`design/flow/config.mk`:
```
export PLATFORM = sky130hd
export DESIGN_NAME = cmplx_mult
export DESIGN_NICKNAME = cmplx_mult
export VERILOG_FILES = /design/flow/design.v
export SDC_FILE = /design/flow/constraint.sdc
export NUM_CORES = 4
export LEC_CHECK = 0
export ABC_AREA = 1
export CAP_MARGIN = 20
export CORE_MARGIN = 2
export CORE_UTILIZATION = 72
export CTS_CLUSTER_DIAMETER = 373
export CTS_CLUSTER_SIZE = 98
export PLACE_DENSITY = 0.41
export SETUP_SLACK_MARGIN = 3.29
export SLEW_MARGIN = 20
export TNS_END_PERCENT = 10
```
`design/flow/constraint.sdc`:
```
create_clock -name core_clock -period 14.5 [get_ports {clk}]
set_input_delay 2.9000 -clock core_clock [delete_from_list [all_inputs] [get_ports {clk}]]
set_output_delay 2.9000 -clock core_clock [all_outputs]
set_load 0.01 [all_outputs]
```
`design/flow/design.v`:
```
module segdec(input logic [3:0] in, output logic [6:0] out);
	always_comb
	begin
		case (in)
			4'b0000 :
				out = 7'b0111111;  
			4'b0001 :
				out = 7'b0000110;  
			4'b0010 :
				out = 7'b1011011;  
			4'b0011 :
				out = 7'b1001111;  
			4'b0100 :
				out = 7'b1100110;  
			4'b0101 :
				out = 7'b1101101;  
			4'b0110 :
				out = 7'b1111100;  
			4'b0111 :
				out = 7'b0000111;  
			4'b1000 :
				out = 7'b1111111;  
			4'b1001 :
				out = 7'b1100111;  
			4'b1010 :
				out = 7'b1000000;
			default :
				out = 7'b0000000;
    		endcase
	end
endmodule
module bin_to_bcd(input logic [7:0] in, output logic [3:0][6:0] disp);
logic[3:0] sign_num, units, tens, hundreds;
logic[7:0] num;
logic sign;
always_comb
begin
	sign = in[$high(in)];
	if(sign)  
		num = 0 - in;
	else
		num = in;
	hundreds = num / 100;
	num = num - (hundreds)*100;  
	tens = num / 10;
	num = num - (tens)*10;  
	units = num;
end
always_comb
	if(sign)
		sign_num = 4'hA;
	else
		sign_num = 4'hF;
segdec signdec
(
	.in(sign_num),
	.out(disp[3])
);
segdec hundreddec
(
	.in(hundreds),
	.out(disp[2])
);
segdec tendec
(
	.in(tens),
	.out(disp[1])
);
segdec unitdec
(
	.in(units),
	.out(disp[0])
);
endmodule
module debounce #(parameter int COUNT=500000) (input logic clk, signal_in, output logic signal_out);
logic prev_signal;
int unsigned cnt;
always_ff @(posedge clk)
begin
	if(prev_signal != signal_in)
	begin
		cnt <= 0;  
	end
	else if(cnt >= COUNT)
	begin
		cnt <= 0;  
		signal_out <= signal_in;
	end
	else
	begin
		cnt <= cnt +1;
	end
	prev_signal <= signal_in;
end
endmodule
module read_sm(input logic clk, reset_n, handshake, run, output logic read, done);
enum {HALT, WAIT_1, WAIT_0, DONE} state;
always_ff @(posedge clk, negedge reset_n)
begin
	if(!reset_n)
	begin
		state <= HALT;
		read <= 0;
	end
	else
	begin
		read <= 0;
		unique case(state)
			HALT : if(run) state <= WAIT_1;
			WAIT_1 :
			begin
				if(handshake)
				begin
					state <= WAIT_0;
					read <= '1;  
				end
			end
			WAIT_0 : if(!handshake) state <= DONE;
			DONE : state <= HALT;
		endcase
	end
end
always_comb
	if(state == DONE)
		done = 1;
	else
		done = 0;
endmodule
module sm(input logic clk, input logic [10-1:0] SW, input logic [8-1:0] re_res, im_res, output logic [8-1:0] LED, output logic [8-1:0] re_a, im_a, re_q, im_q);
typedef enum {REAL_A, IMAG_A, REAL_Q, IMAG_Q, DISP_REAL, DISP_IMAG} stateType;
stateType state;
logic reset_n;
logic handshake;
logic [8-1:0] data_in;
always_comb
begin
	reset_n = SW[$high(SW)];
	handshake = SW[$high(SW) -1];
	data_in =  SW[$high(SW) -2 : $low(SW)];
end
logic read_run, read_trigger, read_done;
read_sm re_sm0
(
	.clk(clk),
	.reset_n(reset_n),
	.handshake(handshake),
	.run(read_run),
	.read(read_trigger),
	.done(read_done)
);
always_comb
	read_run = (state == REAL_A) || (state == IMAG_A) || (state == REAL_Q) || (state == IMAG_Q);
always_ff @(posedge clk, negedge reset_n)
begin
	if(!reset_n)
		state <= REAL_A;
	else
	begin
		unique case(state)
			REAL_A: if(read_done) state <= IMAG_A;
			IMAG_A: if(read_done) state <= REAL_Q;
			REAL_Q: if(read_done) state <= IMAG_Q;
			IMAG_Q: if(read_done) state <= DISP_REAL;
			DISP_REAL : if(handshake == 1) state <= DISP_IMAG;
			DISP_IMAG : if(handshake == 0) state <= REAL_A;
		endcase
	end
end
always_ff @(posedge clk)
begin
	if(read_trigger)
	begin
		unique case(state)
			REAL_A: re_a <= data_in;
			IMAG_A: im_a <= data_in;
			REAL_Q: re_q <= data_in;
			IMAG_Q: im_q <= data_in;
			default: ;
		endcase
	end
end
always_comb
begin
	if(state == DISP_REAL)
		LED = re_res;
	else if(state == DISP_IMAG)
		LED = im_res;
	else
		LED = '0;
end
endmodule
module mult(input logic signed [(2*8 -1)-1:0] re_x, im_x, re_y, im_y, output logic signed [2*(2*8 -1)-1:0] re_z, im_z);
logic signed [(2*8 -1)-1:0] a,b,c,d;
always_comb
begin
	a = re_x;
	b = im_x;
	c = re_y;
	d = im_y;
end
logic signed [2*(2*8 -1)-1:0] ac, bd, ad, bc;
always_comb
begin
	ac = a*c;
	bd = b*d;
	ad = a*d;
	bc = b*c;
	re_z = ac - bd;
	im_z = ad + bc;
end
endmodule
module cmplx_mult(
input logic clk,
input logic [10-1:0] switches,
output logic [8-1:0] LED,
output logic [6:0] HEX0,
output logic [6:0] HEX1,
output logic [6:0] HEX2,
output logic [6:0] HEX3,
output logic [6:0] HEX4,
output logic [6:0] HEX5,
output logic [6:0] HEX6,
output logic [6:0] HEX7);
logic [8-1:0] re_a, im_a, re_q, im_q;
logic [8-1:0] re_res, im_res;
logic [10-1:0] SW;
always_comb
	SW[$high(SW)-2:$low(SW)] = switches[$high(switches)-2:$low(switches)];
debounce #(.COUNT(1000)) db0
(
	.clk(clk),
	.signal_in(switches[$high(switches)]),
	.signal_out(SW[$high(SW)])
);
debounce #(.COUNT(1000)) db1
(
	.clk(clk),
	.signal_in(switches[$high(switches)-1]),
	.signal_out(SW[$high(SW)-1])
);
sm sm0 (.*);
logic signed [(2*8 -1)-1:0] re_x, im_x, re_y, im_y;
logic signed [2*(2*8 -1)-1:0] re_z, im_z;
localparam INPUT_SHIFT = (2*8 -1) - 8;
localparam OUTPUT_LOW = 2*INPUT_SHIFT -1;
localparam OUTPUT_HIGH = OUTPUT_LOW + 8 -1;
always_comb
begin
	re_x = $signed(re_a);
	im_x = $signed(im_a);
	re_y = $signed(re_q) << INPUT_SHIFT;
	im_y = $signed(im_q) << INPUT_SHIFT;
	re_res = re_z[OUTPUT_HIGH : OUTPUT_LOW];
	im_res = im_z[OUTPUT_HIGH : OUTPUT_LOW];
end
mult mult0
(.*);
logic [3:0][6:0] sw_hex;
always_comb
begin
	HEX0 = ~ sw_hex[0];  
	HEX1 = ~ sw_hex[1];  
	HEX2 = ~ sw_hex[2];  
	HEX3 = ~ sw_hex[3];  
end
bin_to_bcd sw_disp
(
	.in(SW[7:0]),
	.disp(sw_hex)
);
logic [3:0][6:0] led_hex;
always_comb
begin
	HEX4 = ~ led_hex[0];  
	HEX5 = ~ led_hex[1];  
	HEX6 = ~ led_hex[2];  
	HEX7 = ~ led_hex[3];  
end
bin_to_bcd led_disp
(
	.in(LED),
	.disp(led_hex)
);
endmodule
```
`design/flow/run.sh`:
```
#!/bin/bash
# the make line also repeats each setting of config.mk as NAME=value (left out here)
make -C /OpenROAD-flow-scripts/flow DESIGN_CONFIG=/design/flow/config.mk WORK_HOME=/design/flow/orfs CLKGATE_MAP_FILE= finish
```
==> results of run 1 <==
per-layer routing:
metal / vias up / wire [um]
li1: 7169 / -
met1: 7189 / 16620
met2: 707 / 21850
met3: 202 / 3744
met4: 0 / 2887
met5: - / 0
final cells by class:
cell class	count	area, um^2	area share, %
multi-input cells	1519	12430	62.29
flip-flops and latches	111	2620	13.13
inverters	686	2600	13.03
repair buffers	192	1634	8.187
well taps	319	399.1	2.000
clock buffers	11	232.7	1.166
clock inverters	5	41.29	0.2069
per-stage QoR:
| step | instance area, um^2 | cells | util (%) |
|---|---|---|---|
| final | 19960 | 2843 | 85.80 |
| after global routing | 19960 | 2843 | 85.80 |
| after CTS | 19560 | 2833 | 84.07 |
| after detailed placement | 18310 | 2732 | 78.73 |
| after global placement | 18310 | 2732 | 78.73 |
| after floorplan | 17510 | 2381 | - |
what timing repair did:
| item | CTS | global route |
|---|---|---|
| gates resized | 109 | 110 |
| setup buffers | 85 | 10 |
| pin swaps | 68 | 51 |
| gates cloned | 0 | 0 |
| setup endpoints to repair | 33 | 33 |
==> results.yml, run 1 <==
# implementation run metrics
clocking:
  cts.htree.levels: 3
  clock_latency_ns: 0.35
  clock-sinks: 111
  cts_tree: "yes"
  cts_root_buf: "clkbuf_16"
  clkTransAtPathRegs_ns: 0.08
  clk_path_buf_depth: 2
  cts_buffers: 9
  holdBufCountCts: 0
synthesis:
  avgSynthCellArea_um2: 7.260
  synth_seq_share_pct: 15.52
  synth-simple-area-share_pct: 22.30
  synth.most_common_cell: "inv_1"
  ys_warn_count: 7
  mux_area_share_pct: 0
  logic_family: "adder cells"
  yosys-top-cells-count: "inv_1, nand2_1, fa_1, ha_1, nand3_1"
  ys_cells: 2325
  flop_cell: "dfxtp_1"
  syn_inst: 2325
  enable_flop_cells: 34
  yosysUniqueCellTypes: 53
  area_leaders: "fa_1, inv_1, ha_1"
  synth-area-yosys_um2: 16880
  syn_area_um2: 16880
  aoi_share_pct: 5.263
  synth_top_area_share_pct: 23.25
  synth-async-reset-ratio_pct: 9.910
  ys_sh_adder_pct: 36.29
  synth-xor-area-share_pct: 3.365
  netlist.top_cell.by_area: "fa_1"
  synth_flop_count: 111
critical_path:
  reg2reg_depth: 5
  slowest_stage: "fa_2"
  path_depth: 78
  crit_start: "sm0.re_a[7]"
  r2r_slack_ns: 12.81
  slowest_delay_ns: 0.59
  required_ns: 11.60
  arrival_ns: 11.15
  r2r_end: "db1.cnt[3]"
  cp-endpoint: "HEX4[5]"
  rr_startpoint: "db1.cnt[29]"
  path_delay_family: "adder cells"
  crit_path_start_kind: "flop"
  cp-end-kind: "output pin"
  criticalPathCategory: "flop to output pin"
  crit_buf_inv: 20
  critical_path.max_fanout: 6
final_timing:
  timing.hold.ws_ns: 0.2602
  max_slew_margin_pct: 46.69
  clock.fmax_ghz: 0.07120
  setup_viol: 0
  period_used_pct: 96.86
  maxSlewViolCount: 0
  fin_tns_setup_ns: 0
  layout_setup_ws_ns: 0.4548
  tightest_slew_ns: 0.7967
  grt_setup_unrepaired: "true"
  fin_worst_skew_ns: 0.008658
  finalHoldViolCount: 0
  post-route-min-period_ns: 14.05
detailed_routing:
  avgRoutedWirePerCell_um: 15.86
  antenna_left: 0
  via_per_inst: 5.370
  drcViolationCount: 0
  num_antenna_cells: 0
  drt_iter0_markers: 1284
  wl_um: 45100
  vias: 15270
  first_pass_iters: 7
grt:
  grt_pass1_wl_um: 71630
  met1_usage_pct: 42.84
  grtUsageMet2_pct: 64.18
  busiest_layer: "met2"
  grt_max_degree: 19
  grt_util_met3_pct: 6.635
  grt_pass1_vias: 15330
  track_usage_pct: 36.74
  antenna_found_initial: 0
  overflow: 0
floorplan:
  dieWidth_um: 157.1
  die_area_um2: 24680
  die_h_um: 157.1
  row_count: 56
  core_area_um2: 23260
  fp-utilization_pct: 72.56
  io_pins: 75
cells_and_area:
  num-fill-cells: 1398
  nets: 2902
  area_growth_pct: 18.25
placed_design:
  post-place-ws_ns: -0.02651
  portBuffers: 60
  gp_congestion: 0.9610
  hpwl_um: 33170
run:
  maxCapViolCount: 0
  warnings: 58
hold_path:
  min_path_type: "flop to asynchronous set/reset pin"
run_status:
  outcome: "timing/DRC/antenna clean"
==> run 2: changes to the inputs <==
Settings changed: CORE_UTILIZATION 72 to 70, CTS_CLUSTER_DIAMETER 373 to 94, CTS_CLUSTER_SIZE 98 to not set, HOLD_SLACK_MARGIN set to 0.29, PLACE_DENSITY 0.41 to not set, SETUP_SLACK_MARGIN 3.29 to 3.04, TNS_END_PERCENT 10 to not set.
Clock period 14.5 ns to 11.6 ns, I/O delays scaled along.
==> run 2 against run 1 <==
The run now fails in 4_1_cts. Die size up 2.8%. Area after synthesis unchanged. Synthesized cell count unchanged.
==> results.yml, run 2 <==
# flow metrics
synthesis:
  synth.most_common_cell: "inv_1"
  synth_seq_share_pct: 15.52
  synth_flop_count: 111
  ys_warn_count: 7
  syn_inst: 2325
  synth-simple-area-share_pct: 22.30
  mux_area_share_pct: 0
  flop_cell: "dfxtp_1"
  synth-async-reset-ratio_pct: 9.910
  synth-area-yosys_um2: 16880
  ys_cells: 2325
  enable_flop_cells: 34
  synth_top_area_share_pct: 23.25
  logic_family: "adder cells"
  avgSynthCellArea_um2: 7.260
  synth-xor-area-share_pct: 3.365
  aoi_share_pct: 5.263
  area_leaders: "fa_1, inv_1, ha_1"
  netlist.top_cell.by_area: "fa_1"
  yosysUniqueCellTypes: 53
  syn_area_um2: 16880
  yosys-top-cells-count: "inv_1, nand2_1, fa_1, ha_1, nand3_1"
  ys_sh_adder_pct: 36.29
placed_design:
  hpwl_um: 40000
  portBuffers: 60
  place_area_um2: 20720
  post-place-ws_ns: -1.848
  gp_congestion: 0.9577
floorplan:
  dieWidth_um: 159.3
  io_pins: 75
  fp-utilization_pct: 71.69
  die_area_um2: 25370
  core_area_um2: 23540
  die_h_um: 159.3
  row_count: 56
run_status:
  error: "[ERROR DPL-0033] detailed placement checks failed during check placement."
  outcome: "stopped before the end"
  lastStage: "4_1_cts"
[run 2: through the flow]
step,util (%),cells
after detailed placement,88.02,3018
after global placement,88.02,3018
after floorplan,-,2381
==> run 3: changes to the inputs <==
Settings changed: CTS_CLUSTER_SIZE set to 41, HOLD_SLACK_MARGIN 0.29 to not set, SETUP_SLACK_MARGIN 3.04 to not set.
Clock period 11.6 ns to 13.3 ns, I/O delays scaled along.
==> run 3 against run 2 <==
The run fails in 5_1_grt. Die size did not move. Area after synthesis unchanged. Synthesized cell count is the same.
==> results.yml, run 3 <==
# flow metrics
synthesis:
  logic_family: "adder cells"
  synth_seq_share_pct: 15.52
  aoi_share_pct: 5.263
  avgSynthCellArea_um2: 7.260
  syn_area_um2: 16880
  ys_sh_adder_pct: 36.29
  area_leaders: "fa_1, inv_1, ha_1"
  enable_flop_cells: 34
  synth-xor-area-share_pct: 3.365
  yosys-top-cells-count: "inv_1, nand2_1, fa_1, ha_1, nand3_1"
  synth-area-yosys_um2: 16880
  yosysUniqueCellTypes: 53
  syn_inst: 2325
  ys_warn_count: 7
  mux_area_share_pct: 0
  synth.most_common_cell: "inv_1"
  synth-simple-area-share_pct: 22.30
  synth_top_area_share_pct: 23.25
  ys_cells: 2325
  synth_flop_count: 111
  flop_cell: "dfxtp_1"
  netlist.top_cell.by_area: "fa_1"
  synth-async-reset-ratio_pct: 9.910
clocking:
  cts_root_buf: "clkbuf_16"
  cts_buffers: 9
  clk_path_buf_depth: 2
  clock-sinks: 111
  holdBufCountCts: 0
  cts.htree.levels: 3
floorplan:
  die_area_um2: 25370
  fp-utilization_pct: 71.69
  row_count: 56
  core_area_um2: 23540
  die_h_um: 159.3
  io_pins: 75
  dieWidth_um: 159.3
run_status:
  outcome: "stopped before the end"
  lastStage: "5_1_grt"
  error: "[ERROR GRT-0232] Routing congestion too high. Check the congestion heatmap in the GUI."
grt:
  overflow: 35
  track_usage_pct: 73.85
placed_design:
  portBuffers: 60
  post-place-ws_ns: -0.8005
  gp_congestion: 0.9528
  hpwl_um: 35920
  place_area_um2: 19710
-- run 3: repair_timing --
item                                    in CTS
resized                                    189
pin swaps                                  116
endpoints found under the setup margin      21
gates cloned                                 0
buffers inserted                            87
-- run 3: layer usage --
metal / overflow / GRT usage [%]
met1: 1 / 73.83
met4: 18 / 71.32
met2: 16 / 91.25
met5: 0 / 31.06
met3: 0 / 58.45
-- run 3: stage by stage --
stage,hold WS (ns),instances
after floorplan,0.1418,2381
after global placement,0.2383,2950
after detailed placement,0.2435,2950
after CTS,0.2598,3052
==> run 4: changes to the inputs <==
Settings changed: CORE_UTILIZATION 70 to 72, CTS_CLUSTER_DIAMETER 94 to not set, CTS_CLUSTER_SIZE 41 to not set, PLACE_DENSITY set to 0.66.
Clock period 13.3 ns to 11.7 ns, I/O delays scaled along.
==> run 4 against run 3 <==
The flow again stops in 5_1_grt. Synthesized cell count did not move. Die size fell by 2.7%. Area after synthesis is the same.
==> results.yml, run 4 <==
# flow metrics
synthesis:
  syn_area_um2: 16880
  avgSynthCellArea_um2: 7.260
  synth-async-reset-ratio_pct: 9.910
  yosysUniqueCellTypes: 53
  synth_seq_share_pct: 15.52
  logic_family: "adder cells"
  flop_cell: "dfxtp_1"
  enable_flop_cells: 34
  syn_inst: 2325
  yosys-top-cells-count: "inv_1, nand2_1, fa_1, ha_1, nand3_1"
  synth-xor-area-share_pct: 3.365
  synth_top_area_share_pct: 23.25
  synth-area-yosys_um2: 16880
  mux_area_share_pct: 0
  synth_flop_count: 111
  synth-simple-area-share_pct: 22.30
  ys_sh_adder_pct: 36.29
  synth.most_common_cell: "inv_1"
  ys_warn_count: 7
  aoi_share_pct: 5.263
  area_leaders: "fa_1, inv_1, ha_1"
  netlist.top_cell.by_area: "fa_1"
  ys_cells: 2325
floorplan:
  core_area_um2: 23260
  io_pins: 75
  dieWidth_um: 157.1
  fp-utilization_pct: 72.56
  die_area_um2: 24680
  die_h_um: 157.1
  row_count: 56
clocking:
  cts_root_buf: "clkbuf_16"
  cts_buffers: 9
  clk_path_buf_depth: 2
  cts.htree.levels: 3
  holdBufCountCts: 0
  clock-sinks: 111
run_status:
  error: "[ERROR GRT-0232] Routing congestion too high. Check the congestion heatmap in the GUI."
  outcome: "stopped before the end"
  lastStage: "5_1_grt"
placed_design:
  place_area_um2: 20460
  dpl.cell_count: 3017
  post-place-ws_ns: -1.946
  hpwl_um: 38740
  gp_congestion: 0.9657
  portBuffers: 60
grt:
  overflow: 1008
  track_usage_pct: 91.99
[run 4: stage by stage]
step | hold WS (ns) | util [%] | setup TNS, ns
2_1_floorplan | 0.1418 | - | -4.621
3_3_place_gp | 0.2554 | 87.95 | -17.63
3_5_place_dp | 0.2663 | 87.95 | -26.59
4_1_cts | 0.2757 | 93.20 | -15.59
[run 4: routing by layer]
metal,GRT overflow,track usage (%)
met1,14,83.67
met2,691,113.1
met3,24,74.23
met4,276,106.8
met5,3,40.58
[run 4: timing repair]
action                                  4_1_cts
pin swaps                                    84
buffers inserted                             61
gates resized                               192
endpoints found under the setup margin       28
==> run 5: changes to the inputs <==
Settings changed: CTS_CLUSTER_DIAMETER set to 227, CTS_CLUSTER_SIZE set to 43, HOLD_SLACK_MARGIN set to 0.29, PLACE_DENSITY 0.66 to not set, PLACE_DENSITY_LB_ADDON set to 0.02, SLEW_MARGIN 20 to 30.
Clock period 11.7 ns to 12.8 ns, I/O delays scaled along.
==> run 5 against run 4 <==
The flow again stops in 5_1_grt. Die size unchanged. Area after synthesis unchanged. Synthesized cell count unchanged.
==> results.yml, run 5 <==
# flow metrics
synthesis:
  enable_flop_cells: 34
  syn_inst: 2325
  yosys-top-cells-count: "inv_1, nand2_1, fa_1, ha_1, nand3_1"
  ys_cells: 2325
  synth-xor-area-share_pct: 3.365
  synth.most_common_cell: "inv_1"
  mux_area_share_pct: 0
  aoi_share_pct: 5.263
  synth-simple-area-share_pct: 22.30
  ys_warn_count: 7
  synth-area-yosys_um2: 16880
  synth_flop_count: 111
  flop_cell: "dfxtp_1"
  avgSynthCellArea_um2: 7.260
  logic_family: "adder cells"
  area_leaders: "fa_1, inv_1, ha_1"
  netlist.top_cell.by_area: "fa_1"
  yosysUniqueCellTypes: 53
  syn_area_um2: 16880
  synth-async-reset-ratio_pct: 9.910
  synth_top_area_share_pct: 23.25
  ys_sh_adder_pct: 36.29
  synth_seq_share_pct: 15.52
floorplan:
  io_pins: 75
  die_area_um2: 24680
  row_count: 56
  dieWidth_um: 157.1
  core_area_um2: 23260
  fp-utilization_pct: 72.56
  die_h_um: 157.1
clocking:
  cts.htree.levels: 3
  clk_path_buf_depth: 2
  clock-sinks: 111
  cts_root_buf: "clkbuf_16"
  cts_buffers: 9
placed_design:
  portBuffers: 60
  gp_congestion: 0.9476
  hpwl_um: 38180
  post-place-ws_ns: -1.118
grt:
  overflow: 241
  track_usage_pct: 78.88
run_status:
  lastStage: "5_1_grt"
  outcome: "stopped before the end"
  error: "[ERROR GRT-0232] Routing congestion too high. Check the congestion heatmap in the GUI."
## run 5: per-layer routing
| metal | GRT overflow | track usage (%) |
|---|---|---|
| met2 | 154 | 97.26 |
| met3 | 2 | 63.30 |
| met1 | 4 | 75.23 |
| met4 | 80 | 85.06 |
| met5 | 1 | 25.88 |
## run 5: stage by stage
stage / cell area [um^2] / hold slack, ns / util [%] / setup TNS (ns) / cells
2_1_floorplan: 17270 / 0.1418 / - / 0 / 2381
3_3_place_gp: 19950 / 0.2411 / 85.76 / -4.163 / 2965
3_5_place_dp: 19950 / 0.2409 / 85.76 / -12.38 / 2965
4_1_cts: 21150 / 0.3653 / 90.92 / -6.750 / 3048
## run 5: what timing repair did
action	in CTS
endpoints found under the hold margin	9
resized	168
hold buffers	1
endpoints found under the setup margin	21
pin swaps	87
buffers inserted	66
gates cloned	1
==> run 6: changes to the inputs <==
Settings changed: SETUP_SLACK_MARGIN set to 3.11, SLEW_MARGIN 30 to 20.
Clock period 12.8 ns to 10.5 ns, I/O delays scaled along.
==> run 6 against run 5 <==
The flow stops in 4_1_cts. Synthesized cell count stayed put. Die size is the same. Area after synthesis did not move.
==> results.yml, run 6 <==
# flow metrics
run_status:
  outcome: "stopped before the end"
  lastStage: "4_1_cts"
  error: "[ERROR DPL-0033] detailed placement checks failed during check placement."
synthesis:
  flop_cell: "dfxtp_1"
  logic_family: "adder cells"
  syn_inst: 2325
  aoi_share_pct: 5.263
  yosys-top-cells-count: "inv_1, nand2_1, fa_1, ha_1, nand3_1"
  area_leaders: "fa_1, inv_1, ha_1"
  synth-async-reset-ratio_pct: 9.910
  synth-xor-area-share_pct: 3.365
  netlist.top_cell.by_area: "fa_1"
  avgSynthCellArea_um2: 7.260
  yosysUniqueCellTypes: 53
  ys_warn_count: 7
  mux_area_share_pct: 0
  synth-simple-area-share_pct: 22.30
  synth-area-yosys_um2: 16880
  synth.most_common_cell: "inv_1"
  ys_sh_adder_pct: 36.29
  enable_flop_cells: 34
  synth_top_area_share_pct: 23.25
  synth_seq_share_pct: 15.52
  syn_area_um2: 16880
  ys_cells: 2325
  synth_flop_count: 111
floorplan:
  die_area_um2: 24680
  fp-utilization_pct: 72.56
  row_count: 56
  io_pins: 75
  core_area_um2: 23260
  dieWidth_um: 157.1
  die_h_um: 157.1
placed_design:
  post-place-ws_ns: -2.684
  hpwl_um: 40160
  place_area_um2: 20800
  gp_congestion: 0.9574
  portBuffers: 60
run 6: through the flow:
stage               TNS, ns  cells  util, %  hold slack (ns)
floorplan            -17.89   2381        -           0.1418
global placement     -34.51   3022    89.43           0.2471
detailed placement   -44.64   3022    89.43           0.2641
==> run 7: changes to the inputs <==
Settings changed: CTS_CLUSTER_DIAMETER 227 to 106, CTS_CLUSTER_SIZE 43 to 98, GPL_TIMING_DRIVEN set to 1, HOLD_SLACK_MARGIN 0.29 to not set, MAX_ROUTING_LAYER set to met4, PLACE_DENSITY_LB_ADDON 0.02 to 0.05, SETUP_SLACK_MARGIN 3.11 to 3.64.
Clock period 10.5 ns to 12.7 ns, I/O delays scaled along.
==> run 7 against run 6 <==
Area after synthesis unchanged. Synthesized cell count is the same. Die size stayed put. The run fails in 5_1_grt.
==> results.yml, run 7 <==
# flow metrics
synthesis:
  aoi_share_pct: 5.263
  area_leaders: "fa_1, inv_1, ha_1"
  logic_family: "adder cells"
  netlist.top_cell.by_area: "fa_1"
  flop_cell: "dfxtp_1"
  synth.most_common_cell: "inv_1"
  syn_area_um2: 16880
  syn_inst: 2325
  synth_top_area_share_pct: 23.25
  synth_flop_count: 111
  yosys-top-cells-count: "inv_1, nand2_1, fa_1, ha_1, nand3_1"
  synth-area-yosys_um2: 16880
  synth-xor-area-share_pct: 3.365
  enable_flop_cells: 34
  ys_warn_count: 7
  mux_area_share_pct: 0
  yosysUniqueCellTypes: 53
  synth-async-reset-ratio_pct: 9.910
  synth-simple-area-share_pct: 22.30
  ys_sh_adder_pct: 36.29
  ys_cells: 2325
  synth_seq_share_pct: 15.52
  avgSynthCellArea_um2: 7.260
floorplan:
  core_area_um2: 23260
  io_pins: 75
  die_area_um2: 24680
  die_h_um: 157.1
  dieWidth_um: 157.1
  row_count: 56
  fp-utilization_pct: 72.56
clocking:
  cts.htree.levels: 3
  holdBufCountCts: 0
  cts_buffers: 9
  cts_root_buf: "clkbuf_16"
  clk_path_buf_depth: 2
  clock-sinks: 111
placed_design:
  gp_congestion: 1.002
  post-place-ws_ns: -0.9433
  portBuffers: 60
  hpwl_um: 38530
run_status:
  lastStage: "5_1_grt"
  outcome: "stopped before the end"
  error: "[ERROR DPL-0038] Utilization greater than 100%, impossible to legalize"
[run 7: repair_timing]
| action | CTS |
|---|---|
| pin swaps | 104 |
| gates resized | 293 |
| setup buffers | 96 |
| setup endpoints to repair | 38 |
[run 7: through the flow]
step	std cells	utilization [%]	cell area, um^2
after floorplan	2381	-	17750
after CTS	3085	94.40	21960
after global placement	2973	87.62	20380
after detailed placement	2973	87.62	20380
==> run 8: changes to the inputs <==
Settings changed: CAP_MARGIN 20 to 0, CTS_CLUSTER_SIZE 98 to not set, PLACE_DENSITY set to 0.66, PLACE_DENSITY_LB_ADDON 0.05 to not set, SETUP_SLACK_MARGIN 3.64 to -0.8.
Clock period 12.7 ns to 12.4 ns, I/O delays scaled along.
==> run 8 against run 7 <==
The layout now fails its checks (negative setup slack). Area after synthesis unchanged. Die size unchanged. Synthesized cell count unchanged.
==> results.yml, run 8 <==
# implementation run metrics
run_status:
  outcome: "complete, but fails checks"
  so_faults: "negative setup slack"
synthesis:
  flop_cell: "dfxtp_1"
  mux_area_share_pct: 0
  synth-area-yosys_um2: 16880
  synth-async-reset-ratio_pct: 9.910
  ys_warn_count: 7
  netlist.top_cell.by_area: "fa_1"
  enable_flop_cells: 34
  ys_cells: 2325
  area_leaders: "fa_1, inv_1, ha_1"
  synth_top_area_share_pct: 23.25
  ys_sh_adder_pct: 36.29
  avgSynthCellArea_um2: 7.260
  syn_inst: 2325
  synth-simple-area-share_pct: 22.30
  aoi_share_pct: 5.263
  synth-xor-area-share_pct: 3.365
  synth_flop_count: 111
  synth.most_common_cell: "inv_1"
  yosysUniqueCellTypes: 53
  yosys-top-cells-count: "inv_1, nand2_1, fa_1, ha_1, nand3_1"
  syn_area_um2: 16880
  logic_family: "adder cells"
  synth_seq_share_pct: 15.52
placed_design:
  dpl.cell_count: 3000
  portBuffers: 60
  hpwl_um: 37060
  gp_congestion: 0.9341
critical_path:
  reg2reg_depth: 5
  r2r_end: "db1.cnt[4]"
  critical_path.max_fanout: 5
  slowest_delay_ns: 0.54
  crit_path_start_kind: "flop"
  cp-endpoint: "HEX4[3]"
  crit_start: "sm0.re_a[4]"
  cp_common_cell: "nand2_2"
  path_delay_family: "adder cells"
  cp-end-kind: "output pin"
  required_ns: 9.92
  crit_buf_inv: 22
  criticalPathCategory: "flop to output pin"
  arrival_ns: 12.09
  path_depth: 75
  rr_startpoint: "db1.cnt[29]"
  slowest_stage: "fa_1"
  r2r_slack_ns: 10.43
cells_and_area:
  area_growth_pct: 28.07
  instances_no_fill: 3076
  num-fill-cells: 908
  post-route-util_pct: 92.92
  nets: 3133
clocking:
  cts.htree.levels: 3
  clk_path_buf_depth: 2
  cts_buffers: 9
  clock-sinks: 111
  clock_latency_ns: 0.37
  holdBufCountCts: 0
  clkTransAtPathRegs_ns: 0.09
  cts_root_buf: "clkbuf_16"
  cts_tree: "yes"
run:
  maxCapViolCount: 0
  warnings: 57
final_timing:
  post-route-min-period_ns: 14.57
  fin_worst_skew_ns: 0.01085
  period_used_pct: 117.5
  maxSlewViolCount: 0
  setup_viol: 21
  tightest_slew_ns: 0.8627
  layout_setup_ws_ns: -2.170
  max_slew_margin_pct: 42.27
  fin_tns_setup_ns: -28.85
  finalHoldViolCount: 0
  grt_setup_unrepaired: "true"
  clock.fmax_ghz: 0.06863
detailed_routing:
  vias: 18380
  wl_um: 61320
  avgRoutedWirePerCell_um: 19.94
  first_pass_iters: 14
  antenna_left: 0
  drt_iter0_markers: 2709
  drcViolationCount: 0
  via_per_inst: 5.976
floorplan:
  dieWidth_um: 157.1
  io_pins: 75
  row_count: 56
  fp-utilization_pct: 72.56
  core_area_um2: 23260
  die_area_um2: 24680
  die_h_um: 157.1
grt:
  grt_pass1_vias: 17200
  track_usage_pct: 41.83
  antenna_found_initial: 2
  grt_max_degree: 23
  grt_pass1_wl_um: 78970
  overflow: 0
hold_path:
  min_path_type: "flop to asynchronous set/reset pin"
-- run 8: routing by layer --
metal / routed length [um] / GRT usage, %
met5: 0 / -
met4: 6777 / 26.54
met3: 7625 / 6.085
met2: 28020 / 72.60
met1: 18900 / 45.08
-- run 8: stage by stage --
stage / setup WS [ns] / instance area [um^2] / hold slack (ns)
global placement: -1.167 / 20090 / 0.2282
CTS: -0.9991 / 20960 / 0.2442
global route: -2.925 / 21620 / 0.2707
detailed placement: -1.703 / 20090 / 0.2328
floorplan: -0.7800 / 17110 / 0.1418
finish: -2.170 / 21620 / 0.2212
-- run 8: timing repair --
item	CTS	global route
setup buffers	50	28
setup endpoints to repair	14	21
pin swaps	31	97
resized	84	173
gates cloned	0	1
endpoints found under the hold margin	0	0
-- run 8: cell type report --
class,instances,area [um^2],area share (%)
sequential,111,2620,12.12
clock buffer,9,225.2,1.042
clock inverter,7,105.1,0.4862
multi-input combinational,1520,12360,57.16
inverter,686,2589,11.98
timing repair buffer,422,3317,15.35
antenna,2,5.005,0.02315
tap,319,399.1,1.846
==> run 9: changes to the inputs <==
Settings changed: ABC_AREA 1 to not set, CAP_MARGIN 0 to 20, CTS_CLUSTER_DIAMETER 106 to not set, CTS_CLUSTER_SIZE set to 41, PLACE_DENSITY 0.66 to not set, PLACE_DENSITY_LB_ADDON set to 0.27, SETUP_SLACK_MARGIN -0.8 to 4.69.
Clock period 12.4 ns to 16.0 ns, I/O delays scaled along.
==> run 9 against run 8 <==
The flow now stops in 5_1_grt. Area after synthesis shrank 4.9%. Die size shrank 4.8%. Synthesized cell count shrank 23%.
==> results.yml, run 9 <==
# flow metrics
placed_design:
  hpwl_um: 30230
  place_area_um2: 17750
  dpl.cell_count: 2146
  gp_congestion: 0.9341
  portBuffers: 60
  post-place-ws_ns: 0.08392
synthesis:
  area_leaders: "fa_1, ha_1, inv_1"
  aoi_share_pct: 10.34
  synth-async-reset-ratio_pct: 9.910
  avgSynthCellArea_um2: 8.990
  synth_flop_count: 111
  enable_flop_cells: 34
  flop_cell: "dfxtp_1"
  synth_seq_share_pct: 16.33
  syn_area_um2: 16050
  synth.most_common_cell: "inv_1"
  synth_top_area_share_pct: 24.45
  synth-xor-area-share_pct: 6.768
  yosys-top-cells-count: "inv_1, fa_1, and2_1, ha_1, nand2_1"
  yosysUniqueCellTypes: 86
  synth-simple-area-share_pct: 16.73
  ys_warn_count: 7
  netlist.top_cell.by_area: "fa_1"
  mux_area_share_pct: 1.045
  ys_sh_adder_pct: 38.42
  logic_family: "adder cells"
  ys_cells: 1785
  synth-area-yosys_um2: 16050
  syn_inst: 1785
floorplan:
  fp-utilization_pct: 73.53
  io_pins: 75
  die_area_um2: 23500
  dieWidth_um: 153.3
  die_h_um: 153.3
  core_area_um2: 21820
  row_count: 54
clocking:
  clock-sinks: 111
  holdBufCountCts: 0
  cts.htree.levels: 3
  cts_buffers: 9
  cts_root_buf: "clkbuf_16"
  clk_path_buf_depth: 2
run_status:
  lastStage: "5_1_grt"
  outcome: "stopped before the end"
run 9: what timing repair did:
action,4_1_cts
setup buffers,155
pin swaps,91
gates resized,276
gates cloned,1
endpoints found under the setup margin,34
run 9: metrics by stage:
stage,utilization (%)
floorplan,-
global placement,81.33
detailed placement,81.33
CTS,90.19
==> run 10: changes to the inputs <==
Settings changed: CAP_MARGIN 20 to 5, CORE_MARGIN 2 to 10, CORE_UTILIZATION 72 to 67, CTS_CLUSTER_SIZE 41 to not set, GPL_TIMING_DRIVEN 1 to not set, MAX_ROUTING_LAYER met4 to not set, PLACE_DENSITY_LB_ADDON 0.27 to 0.19, SETUP_SLACK_MARGIN 4.69 to not set.
Clock period 16.0 ns to 22.4 ns, I/O delays scaled along.
==> run 10 against run 9 <==
Now clean on timing, DRC and antenna. Die size grew 30%. Synthesized cell count is the same. Area after synthesis is the same.
==> results.yml, run 10 <==
# implementation run metrics
synthesis:
  synth_seq_share_pct: 16.33
  flop_cell: "dfxtp_1"
  synth-area-yosys_um2: 16050
  synth.most_common_cell: "inv_1"
  synth-simple-area-share_pct: 16.73
  syn_inst: 1785
  aoi_share_pct: 10.34
  area_leaders: "fa_1, ha_1, inv_1"
  yosysUniqueCellTypes: 86
  synth-xor-area-share_pct: 6.768
  synth_top_area_share_pct: 24.45
  mux_area_share_pct: 1.045
  yosys-top-cells-count: "inv_1, fa_1, and2_1, ha_1, nand2_1"
  ys_sh_adder_pct: 38.42
  syn_area_um2: 16050
  avgSynthCellArea_um2: 8.990
  ys_warn_count: 7
  ys_cells: 1785
  logic_family: "adder cells"
  synth-async-reset-ratio_pct: 9.910
  netlist.top_cell.by_area: "fa_1"
  enable_flop_cells: 34
  synth_flop_count: 111
critical_path:
  slowest_delay_ns: 0.82
  crit_start: "switches[0]"
  critical_path.max_fanout: 16
  path_delay_family: "AND-OR/OR-AND gates"
  cp-endpoint: "HEX0[5]"
  cp_common_cell: "ha_1"
  path_depth: 37
  reg2reg_depth: 6
  rr_startpoint: "db1.cnt[29]"
  crit_path_start_kind: "primary input"
  cp-end-kind: "output pin"
  slowest_stage: "a21oi_1"
  r2r_slack_ns: 20.56
  crit_buf_inv: 6
  r2r_end: "db1.cnt[7]"
  arrival_ns: 15.19
  criticalPathCategory: "primary input to output pin"
  required_ns: 17.92
clocking:
  clock-sinks: 111
  cts_root_buf: "clkbuf_16"
  clkTransAtPathRegs_ns: 0.07
  cts_resized: 0
  holdBufCountCts: 0
  cts.htree.levels: 3
  cts_tree: "yes"
  clock_latency_ns: 0.34
  cts_setup_buffers: 0
  cts_buffers: 9
  clk_path_buf_depth: 2
detailed_routing:
  wl_um: 34350
  drcViolationCount: 0
  antenna_left: 0
  first_pass_iters: 5
  avgRoutedWirePerCell_um: 15.78
  via_per_inst: 5.537
  drt_iter0_markers: 742
  vias: 12050
  num_antenna_cells: 0
run:
  warnings: 53
  maxCapViolCount: 0
floorplan:
  io_pins: 75
  fp-utilization_pct: 68.16
  dieWidth_um: 174.8
  die_h_um: 174.8
  die_area_um2: 30540
  row_count: 56
  core_area_um2: 23540
run_status:
  outcome: "timing/DRC/antenna clean"
grt:
  grt_pass1_vias: 12350
  overflow: 0
  grt_max_degree: 20
  track_usage_pct: 22.90
  antenna_found_initial: 0
  grt_pass1_wl_um: 58620
final_timing:
  timing.hold.ws_ns: 0.1814
  post-route-min-period_ns: 19.67
  maxSlewViolCount: 0
  fin_tns_setup_ns: 0
  period_used_pct: 87.81
  finalHoldViolCount: 0
  max_slew_margin_pct: 31.92
  grt_setup_unrepaired: "false"
  clock.fmax_ghz: 0.05084
  tightest_slew_ns: 1.021
  setup_viol: 0
  fin_worst_skew_ns: 0.006589
placed_design:
  portBuffers: 60
  gp_congestion: 0.8935
  hpwl_um: 27300
  dpl.cell_count: 2160
cells_and_area:
  nets: 2235
  post-route-util_pct: 73.33
  area_growth_pct: 7.587
  instances_no_fill: 2176
hold_path:
  min_path_type: "flop to asynchronous set/reset pin"
-- run 10: routing by layer --
metal | GRT usage (%) | vias to the layer above | share of wire, %
li1 | - | 5741 | -
met1 | 29.66 | 5899 | 42
met2 | 39.04 | 354 | 49
met3 | 3.126 | 54 | 6.4
met4 | 6.959 | 0 | 2.6
met5 | 0 | - | 0
-- run 10: metrics by stage --
stage / setup WS (ns) / area (um^2)
2_1_floorplan: 5.433 / 16260
3_3_place_gp: 3.323 / 16970
3_5_place_dp: 2.888 / 16970
4_1_cts: 2.858 / 17260
5_1_grt: 1.764 / 17260
6_report: 2.730 / 17260
-- run 10: final cells by class --
| class | instances | area [um^2] |
|---|---|---|
| clock inverter | 6 | 47.55 |
| fill | 1758 | 6279 |
| sequential | 111 | 2620 |
| clock buffer | 10 | 250.2 |
| inverter | 358 | 1344 |
| multi-input combinational | 1309 | 11980 |
| timing repair buffer | 63 | 623.1 |
| tap | 319 | 399.1 |
==> run 11: changes to the inputs <==
Settings changed: ABC_AREA set to 1, CAP_MARGIN 5 to 20, CORE_MARGIN 10 to 2, CORE_UTILIZATION 67 to 71, GPL_TIMING_DRIVEN set to 1, MAX_ROUTING_LAYER set to met4, PLACE_DENSITY_LB_ADDON 0.19 to not set, SETUP_SLACK_MARGIN set to -0.8.
Clock period 22.4 ns to 13.5 ns, I/O delays scaled along.
==> run 11 against run 10 <==
Now fails the layout checks on negative setup slack. Via count is 29% higher. Register-to-register slack worse by 8.7 ns. Hold slack better by 0.064 ns. Clock-buffer cell count is 1 lower. Critical path depth is 40 higher. Design area is 18% higher. Highest routed layer unchanged.
==> results.yml, run 11 <==
# implementation run metrics
run_status:
  outcome: "complete, but fails checks"
  so_faults: "negative setup slack"
final_timing:
  setup_viol: 15
  layout_setup_ws_ns: -0.6127
  tightest_slew_ns: 0.8009
  period_used_pct: 104.5
  finalHoldViolCount: 0
  fin_worst_skew_ns: 0.01015
  fin_tns_setup_ns: -5.207
  grt_setup_unrepaired: "true"
  clock.fmax_ghz: 0.07086
  timing.hold.ws_ns: 0.2454
  post-route-min-period_ns: 14.11
  maxSlewViolCount: 0
  max_slew_margin_pct: 46.41
clocking:
  clkTransAtPathRegs_ns: 0.09
  cts.htree.levels: 3
  cts_root_buf: "clkbuf_16"
  cts_tree: "yes"
  cts_buffers: 9
  clock-sinks: 111
  clk_path_buf_depth: 2
  clock_latency_ns: 0.36
synthesis:
  yosys-top-cells-count: "inv_1, nand2_1, fa_1, ha_1, nand3_1"
  syn_area_um2: 16880
  logic_family: "adder cells"
  synth-async-reset-ratio_pct: 9.910
  synth.most_common_cell: "inv_1"
  ys_warn_count: 7
  aoi_share_pct: 5.263
  avgSynthCellArea_um2: 7.260
  yosysUniqueCellTypes: 53
  syn_inst: 2325
  area_leaders: "fa_1, inv_1, ha_1"
  synth_top_area_share_pct: 23.25
  synth-xor-area-share_pct: 3.365
  synth-simple-area-share_pct: 22.30
  mux_area_share_pct: 0
  flop_cell: "dfxtp_1"
  synth-area-yosys_um2: 16880
  ys_sh_adder_pct: 36.29
  synth_seq_share_pct: 15.52
  netlist.top_cell.by_area: "fa_1"
  synth_flop_count: 111
  enable_flop_cells: 34
  ys_cells: 2325
critical_path:
  required_ns: 10.80
  crit_start: "sm0.re_q[7]"
  rr_startpoint: "db1.cnt[19]"
  path_delay_family: "adder cells"
  cp-end-kind: "output pin"
  arrival_ns: 11.41
  crit_buf_inv: 19
  cp-endpoint: "HEX4[3]"
  slowest_delay_ns: 0.55
  path_depth: 77
  critical_path.max_fanout: 4
  r2r_end: "db1.cnt[4]"
  cp_common_cell: "inv_1"
  r2r_slack_ns: 11.85
  slowest_stage: "fa_1"
  criticalPathCategory: "flop to output pin"
  reg2reg_depth: 5
  crit_path_start_kind: "flop"
grt:
  overflow: 0
  grt_pass1_vias: 15640
  antenna_found_initial: 0
  grt_pass1_wl_um: 71880
  track_usage_pct: 37.67
  grt_max_degree: 22
floorplan:
  dieWidth_um: 158.2
  core_area_um2: 23400
  row_count: 56
  die_h_um: 158.2
  fp-utilization_pct: 72.12
  die_area_um2: 25020
  io_pins: 75
detailed_routing:
  drt_iter0_markers: 1163
  wl_met2_um: 21920
  wl_met3_um: 3055
  antenna_left: 0
  drcViolationCount: 0
  first_pass_iters: 6
  via_per_inst: 5.200
  topRoutingLayerUsed: "met4"
  num_antenna_cells: 0
  routedLengthMet1_um: 16650
  avgRoutedWirePerCell_um: 14.84
  wl_um: 44220
  vias: 15500
hold_path:
  min_path_type: "flop to asynchronous set/reset pin"
cells_and_area:
  instances_no_fill: 2980
  area_growth_pct: 20.55
  nets: 3039
  design_area_um2: 20350
placed_design:
  gp_congestion: 1.016
  portBuffers: 60
  place_area_um2: 19740
  dpl.cell_count: 2956
  hpwl_um: 36710
run:
  warnings: 56
  maxCapViolCount: 0
[run 11: area by class of cell]
| cell class | instances | area [um^2] |
|---|---|---|
| inverter | 686 | 2584 |
| tap | 319 | 399.1 |
| timing repair buffer | 329 | 2646 |
| sequential | 111 | 2620 |
| clock buffer | 9 | 225.2 |
| multi-input combinational | 1519 | 11800 |
| fill | 1405 | 3055 |
| clock inverter | 7 | 75.07 |
[run 11: what timing repair did]
action,4_1_cts,5_1_grt
hold buffers,0,0
resized,18,52
setup buffers,1,10
hold endpoints to repair,0,0
cloned,0,0
pin swaps,5,15
setup endpoints to repair,7,21
[run 11: routing by layer]
layer,track usage [%],up-vias
li1,-,7442
met5,-,-
met3,5.420,165
met2,64.93,613
met4,19.86,0
met1,42.65,7277
[run 11: through the flow]
stage	util (%)	setup slack, ns
final	86.94	-0.6127
after global routing	86.94	-1.417
after CTS	85.83	-0.6782
after detailed placement	84.34	-0.8072
after global placement	84.34	-0.3318
after floorplan	-	-0.1687
==> run 12: changes to the inputs <==
Settings changed: ABC_AREA 1 to not set, CAP_MARGIN 20 to 40, CORE_UTILIZATION 71 to 72, CTS_CLUSTER_DIAMETER set to 96, CTS_CLUSTER_SIZE set to 41, PLACE_DENSITY set to 0.64, SETUP_SLACK_MARGIN -0.8 to -0.38.
Clock period 13.5 ns to 15.8 ns, I/O delays scaled along.
==> run 12 against run 11 <==
The layout still fails its checks (negative setup slack). Utilization fell by 4.9 points. Register-to-register slack improved by 2.2 ns. Non-clock buffer count decreased by 197. Clock-buffer cell count stayed put. Wire length shrank 16%. Design area shrank 12%. Sequential share of layout area up 1.7 points. Largest cell class unchanged. Highest routed layer unchanged.
==> results.yml, run 12 <==
# implementation run metrics
run_status:
  outcome: "complete, but fails checks"
  so_faults: "negative setup slack"
cells_and_area:
  nets: 2304
  post-route-util_pct: 82.08
  area_growth_pct: 11.63
  instances_no_fill: 2206
  design_area_um2: 17910
final_timing:
  layout_setup_ws_ns: -0.01357
  setup_viol: 1
  maxSlewViolCount: 0
  period_used_pct: 100.1
  max_slew_margin_pct: 42.78
  tightest_slew_ns: 0.8450
  clock.fmax_ghz: 0.06324
  post-route-min-period_ns: 15.81
  fin_worst_skew_ns: 0.01815
  fin_tns_setup_ns: -0.01357
  finalHoldViolCount: 0
grt:
  antenna_found_initial: 0
  grt_pass1_wl_um: 61330
  met1_usage_pct: 42.98
  grt_pass1_vias: 12910
  grt_util_met3_pct: 4.310
  grt_max_degree: 24
  track_usage_pct: 33.23
  grtUsageMet2_pct: 54.00
  overflow: 0
  busiest_layer: "met2"
placed_design:
  place_area_um2: 17310
  portBuffers: 60
  dpl.cell_count: 2173
  hpwl_um: 29530
  gp_congestion: 0.9446
critical_path:
  crit_start: "sm0.im_q[2]"
  r2r_end: "db1.cnt[3]"
  cp-end-kind: "output pin"
  slowest_stage: "fa_1"
  rr_startpoint: "db1.cnt[15]"
  criticalPathCategory: "flop to output pin"
  arrival_ns: 12.65
  reg2reg_depth: 6
  cp_common_cell: "ha_1"
  required_ns: 12.64
  slowest_delay_ns: 0.57
  path_depth: 54
  crit_path_start_kind: "flop"
  crit_buf_inv: 7
  critical_path.max_fanout: 11
  path_delay_family: "adder cells"
  cp-endpoint: "HEX4[5]"
  r2r_slack_ns: 14.01
clocking:
  clock_latency_ns: 0.36
  cts_buffers: 9
  clk_path_buf_depth: 2
  cts_root_buf: "clkbuf_16"
  cts.htree.levels: 3
  cts_tree: "yes"
  clock-sinks: 111
  clkTransAtPathRegs_ns: 0.08
synthesis:
  area_leaders: "fa_1, ha_1, inv_1"
  yosys-top-cells-count: "inv_1, fa_1, and2_1, ha_1, nand2_1"
  synth-xor-area-share_pct: 6.768
  syn_inst: 1785
  syn_area_um2: 16050
  synth_seq_share_pct: 16.33
  synth.most_common_cell: "inv_1"
  yosysUniqueCellTypes: 86
  flop_cell: "dfxtp_1"
  synth-area-yosys_um2: 16050
  logic_family: "adder cells"
  avgSynthCellArea_um2: 8.990
  enable_flop_cells: 34
  ys_cells: 1785
  aoi_share_pct: 10.34
  ys_warn_count: 7
  synth-simple-area-share_pct: 16.73
  netlist.top_cell.by_area: "fa_1"
  mux_area_share_pct: 1.045
  synth_top_area_share_pct: 24.45
  synth_flop_count: 111
  synth-async-reset-ratio_pct: 9.910
  ys_sh_adder_pct: 38.42
detailed_routing:
  via_per_inst: 5.626
  first_pass_iters: 7
  vias: 12410
  avgRoutedWirePerCell_um: 16.75
  num_antenna_cells: 0
  drt_iter0_markers: 879
  antenna_left: 0
  wl_um: 36960
  drcViolationCount: 0
run:
  maxCapViolCount: 0
  warnings: 55
floorplan:
  fp-utilization_pct: 73.53
  row_count: 54
  core_area_um2: 21820
  die_area_um2: 23500
  die_h_um: 153.3
  io_pins: 75
  dieWidth_um: 153.3
hold_path:
  min_path_type: "flop to asynchronous set/reset pin"
[run 12: layer usage]
| layer | up-vias | part of all wire (%) |
|---|---|---|
| met3 | 89 | 7.3 |
| met2 | 449 | 48 |
| met4 | 0 | 3.3 |
| met5 | - | 0 |
| li1 | 5875 | - |
| met1 | 5997 | 42 |
[run 12: final cells by class]
class	count	area, um^2
multi-input cells	1309	12130
fillers	1408	3910
flip-flops and latches	111	2620
inverters	358	1344
repair buffers	132	1152
well taps	280	350.3
clock buffers	9	225.2
clock inverters	7	91.34
[run 12: stage by stage]
step / hold slack (ns) / setup slack [ns]
after floorplan: 0.1418 / 0.5608
after global placement: 0.2071 / 0.1816
after detailed placement: 0.2200 / -0.3071
after CTS: 0.2160 / -0.3104
after global routing: 0.2384 / -0.5116
final: 0.2007 / -0.01357
[run 12: what timing repair did]
| action | in CTS | in global routing |
|---|---|---|
| hold buffers | 0 | 0 |
| pin swaps | 1 | 9 |
| setup endpoints to repair | 7 | 13 |
| setup buffers | 5 | 12 |
| resized | 8 | 53 |
| cloned | 0 | 0 |
==> run 13: changes to the inputs <==
Settings changed: ABC_AREA set to 0, CAP_MARGIN 40 to 10, CELL_PAD_IN_SITES_DETAIL_PLACEMENT set to 1, CELL_PAD_IN_SITES_GLOBAL_PLACEMENT set to 0, CORE_MARGIN 2 to 7, CTS_CLUSTER_DIAMETER 96 to not set, CTS_CLUSTER_SIZE 41 to 77, GPL_ROUTABILITY_DRIVEN set to 0, GPL_TIMING_DRIVEN 1 to 0, MAX_ROUTING_LAYER met4 to not set, PLACE_DENSITY 0.64 to not set, PLACE_DENSITY_LB_ADDON set to 0.27, SETUP_SLACK_MARGIN -0.38 to not set, SLEW_MARGIN 20 to 25.
Clock period 15.8 ns to 12.4 ns, I/O delays scaled along.
==> run 13 against run 12 <==
The flow now stops in 3_5_place_dp. Area after synthesis did not move. Synthesized cell count did not move. Die size rose by 13%.
==> results.yml, run 13 <==
# flow metrics
synthesis:
  area_leaders: "fa_1, ha_1, inv_1"
  yosys-top-cells-count: "inv_1, fa_1, and2_1, ha_1, nand2_1"
  netlist.top_cell.by_area: "fa_1"
  synth.most_common_cell: "inv_1"
  aoi_share_pct: 10.34
  ys_cells: 1785
  flop_cell: "dfxtp_1"
  synth_seq_share_pct: 16.33
  synth_top_area_share_pct: 24.45
  mux_area_share_pct: 1.045
  logic_family: "adder cells"
  synth-async-reset-ratio_pct: 9.910
  syn_area_um2: 16050
  synth_flop_count: 111
  enable_flop_cells: 34
  synth-area-yosys_um2: 16050
  syn_inst: 1785
  synth-simple-area-share_pct: 16.73
  avgSynthCellArea_um2: 8.990
  ys_sh_adder_pct: 38.42
  yosysUniqueCellTypes: 86
  synth-xor-area-share_pct: 6.768
  ys_warn_count: 7
floorplan:
  io_pins: 75
  dieWidth_um: 163.3
  die_area_um2: 26660
  fp-utilization_pct: 73.53
  core_area_um2: 21820
  die_h_um: 163.3
  row_count: 54
placed_design:
  portBuffers: 60
run_status:
  outcome: "stopped before the end"
  lastStage: "3_5_place_dp"
  error: "[ERROR DPL-0033] detailed placement checks failed during check placement."
[run 13: metrics by stage]
step           instance area [um^2]  hold WS (ns)  std cells
3_3_place_gp                  17610        0.1962       2181
2_1_floorplan                 16660        0.1418       1841
==> run 14: changes to the inputs <==
Settings changed: ABC_AREA 0 to 1, CAP_MARGIN 10 to 20, CELL_PAD_IN_SITES_DETAIL_PLACEMENT 1 to not set, CELL_PAD_IN_SITES_GLOBAL_PLACEMENT 0 to not set, CORE_MARGIN 7 to 2, CTS_CLUSTER_SIZE 77 to 33, GPL_ROUTABILITY_DRIVEN 0 to not set, GPL_TIMING_DRIVEN 0 to 1, MAX_ROUTING_LAYER set to met4, PLACE_DENSITY_LB_ADDON 0.27 to 0.2, SLEW_MARGIN 25 to 20, TNS_END_PERCENT set to 5.
Clock period 12.4 ns to 13.1 ns, I/O delays scaled along.
==> run 14 against run 13 <==
The run fails in 5_1_grt. Synthesized cell count grew 30%. Area after synthesis grew 5.2%. Die size shrank 7.4%.
==> results.yml, run 14 <==
# flow metrics
floorplan:
  die_h_um: 157.1
  row_count: 56
  fp-utilization_pct: 72.56
  die_area_um2: 24680
  io_pins: 75
  dieWidth_um: 157.1
  core_area_um2: 23260
clocking:
  clock-sinks: 111
  cts_root_buf: "clkbuf_16"
  holdBufCountCts: 0
  cts_buffers: 9
  clk_path_buf_depth: 2
  cts.htree.levels: 3
synthesis:
  yosysUniqueCellTypes: 53
  enable_flop_cells: 34
  ys_warn_count: 7
  ys_cells: 2325
  synth-simple-area-share_pct: 22.30
  logic_family: "adder cells"
  synth-area-yosys_um2: 16880
  netlist.top_cell.by_area: "fa_1"
  yosys-top-cells-count: "inv_1, nand2_1, fa_1, ha_1, nand3_1"
  synth_seq_share_pct: 15.52
  synth-xor-area-share_pct: 3.365
  synth_top_area_share_pct: 23.25
  area_leaders: "fa_1, inv_1, ha_1"
  aoi_share_pct: 5.263
  synth-async-reset-ratio_pct: 9.910
  mux_area_share_pct: 0
  syn_area_um2: 16880
  ys_sh_adder_pct: 36.29
  syn_inst: 2325
  synth_flop_count: 111
  flop_cell: "dfxtp_1"
  avgSynthCellArea_um2: 7.260
  synth.most_common_cell: "inv_1"
grt:
  track_usage_pct: 72.86
  overflow: 89
placed_design:
  hpwl_um: 36950
  gp_congestion: 1.005
  dpl.cell_count: 2958
  portBuffers: 60
  post-place-ws_ns: -0.8695
run_status:
  lastStage: "5_1_grt"
  error: "[ERROR GRT-0232] Routing congestion too high. Check the congestion heatmap in the GUI."
  outcome: "stopped before the end"
run 14: routing by layer:
metal	overflow	GRT usage [%]
met2	69	92.11
met5	-	-
met4	16	72.55
met1	2	69.71
met3	2	52.45
run 14: what timing repair did:
| item | CTS |
|---|---|
| endpoints found under the setup margin | 24 |
| gates resized | 204 |
| pin swaps | 108 |
| setup buffers | 58 |
run 14: metrics by stage:
stage / hold slack, ns / area (um^2)
detailed placement: 0.2447 / 19810
floorplan: 0.1418 / 17170
global placement: 0.2345 / 19810
CTS: 0.2474 / 21110
==> run 15: changes to the inputs <==
Settings changed: CELL_PAD_IN_SITES_DETAIL_PLACEMENT set to 1, CELL_PAD_IN_SITES_GLOBAL_PLACEMENT set to 1, CORE_ASPECT_RATIO set to 0.92, CORE_UTILIZATION 72 to 40, CTS_CLUSTER_DIAMETER set to 31, CTS_CLUSTER_SIZE 33 to not set, GPL_TIMING_DRIVEN 1 to not set, MAX_ROUTING_LAYER met4 to met5, MIN_ROUTING_LAYER set to met2, PLACE_DENSITY_LB_ADDON 0.2 to not set, SETUP_SLACK_MARGIN set to 2.34, SLEW_MARGIN 20 to 0.
Clock period 13.1 ns to 16.5 ns, I/O delays scaled along.
==> run 15 against run 14 <==
Now clean on timing, DRC and antenna. Synthesized cell count is the same. Die size grew 78%. Area after synthesis is the same.
==> results.yml, run 15 <==
# implementation run metrics
synthesis:
  synth-async-reset-ratio_pct: 9.910
  netlist.top_cell.by_area: "fa_1"
  area_leaders: "fa_1, inv_1, ha_1"
  syn_inst: 2325
  flop_cell: "dfxtp_1"
  synth-simple-area-share_pct: 22.30
  synth-area-yosys_um2: 16880
  enable_flop_cells: 34
  synth_flop_count: 111
  ys_sh_adder_pct: 36.29
  synth_seq_share_pct: 15.52
  synth-xor-area-share_pct: 3.365
  aoi_share_pct: 5.263
  syn_area_um2: 16880
  avgSynthCellArea_um2: 7.260
  ys_cells: 2325
  ys_warn_count: 7
  yosysUniqueCellTypes: 53
  synth_top_area_share_pct: 23.25
  mux_area_share_pct: 0
  synth.most_common_cell: "inv_1"
  logic_family: "adder cells"
  yosys-top-cells-count: "inv_1, nand2_1, fa_1, ha_1, nand3_1"
placed_design:
  hpwl_um: 40510
  gp_congestion: 0.8619
  portBuffers: 60
critical_path:
  critical_path.max_fanout: 7
  path_depth: 66
  crit_path_start_kind: "flop"
  cp-endpoint: "HEX4[0]"
  cp_common_cell: "inv_1"
  rr_startpoint: "db1.cnt[19]"
  reg2reg_depth: 5
  required_ns: 13.20
  slowest_stage: "fa_1"
  criticalPathCategory: "flop to output pin"
  crit_start: "sm0.im_a[3]"
  cp-end-kind: "output pin"
  crit_buf_inv: 20
  slowest_delay_ns: 0.54
  path_delay_family: "adder cells"
  r2r_end: "db1.cnt[3]"
  arrival_ns: 11.47
  r2r_slack_ns: 14.51
final_timing:
  grt_setup_unrepaired: "true"
  period_used_pct: 89.53
  fin_tns_setup_ns: 0
  clock.fmax_ghz: 0.06769
  tightest_slew_ns: 1.218
  finalHoldViolCount: 0
  max_slew_margin_pct: 18.52
  setup_viol: 0
  fin_worst_skew_ns: 0.01162
  maxSlewViolCount: 0
  timing.hold.ws_ns: 0.2099
  post-route-min-period_ns: 14.77
grt:
  track_usage_pct: 37.09
  grt_pass1_vias: 23990
  antenna_found_initial: 0
  busiest_layer: "met3"
  overflow: 0
  grtUsageMet2_pct: 46.68
  grt_max_degree: 22
  grt_util_met3_pct: 49.09
  grt_pass1_wl_um: 85540
  met1_usage_pct: 0
detailed_routing:
  via_per_inst: 6.567
  drcViolationCount: 0
  antenna_left: 0
  num_antenna_cells: 0
  vias: 20550
  first_pass_iters: 6
  wl_um: 53710
  avgRoutedWirePerCell_um: 17.16
  drt_iter0_markers: 2640
clocking:
  clk_path_buf_depth: 2
  clkTransAtPathRegs_ns: 0.08
  cts_buffers: 9
  cts.htree.levels: 3
  clock_latency_ns: 0.36
  cts_tree: "yes"
  clock-sinks: 111
  cts_root_buf: "clkbuf_16"
floorplan:
  core_area_um2: 41800
  die_h_um: 201.0
  fp-utilization_pct: 40.38
  dieWidth_um: 218.2
  die_area_um2: 43860
  io_pins: 75
  row_count: 72
cells_and_area:
  area_growth_pct: 23.59
  num-fill-cells: 5277
  nets: 2953
  post-route-util_pct: 49.90
run:
  warnings: 57
  maxCapViolCount: 0
hold_path:
  min_path_type: "flop to asynchronous set/reset pin"
run_status:
  outcome: "timing/DRC/antenna clean"
[run 15: area by class of cell]
cell class | instances | area, um^2 | share of cell area (%)
flip-flops and latches | 111 | 2620 | 12.56
repair buffers | 243 | 2178 | 10.44
multi-input cells | 1519 | 12470 | 59.76
clock buffers | 10 | 229.0 | 1.098
inverters | 686 | 2600 | 12.46
clock inverters | 6 | 72.57 | 0.3479
well taps | 555 | 694.4 | 3.329
[run 15: metrics by stage]
stage / instance area, um^2 / setup slack [ns] / cells
after floorplan: 17100 / 2.420 / 2381
after global placement: 18300 / 0.6303 / 2963
after detailed placement: 18300 / 0.1031 / 2963
after CTS: 20240 / 2.093 / 3099
after global routing: 20860 / 1.170 / 3130
final: 20860 / 1.727 / 3130
[run 15: repair_timing]
action / 4_1_cts / 5_1_grt
endpoints found under the hold margin: 0 / 0
setup buffers: 120 / 31
resized: 217 / 98
cloned: 0 / 0
pin swaps: 83 / 67
hold buffers: 0 / 0
endpoints found under the setup margin: 28 / 28
[run 15: metal layers]
| layer | wire length (um) | up-vias |
|---|---|---|
| met5 | 331 | - |
| met2 | 29490 | 5293 |
| met1 | 0 | 7666 |
| li1 | - | 7235 |
| met3 | 20570 | 350 |
| met4 | 3319 | 10 |
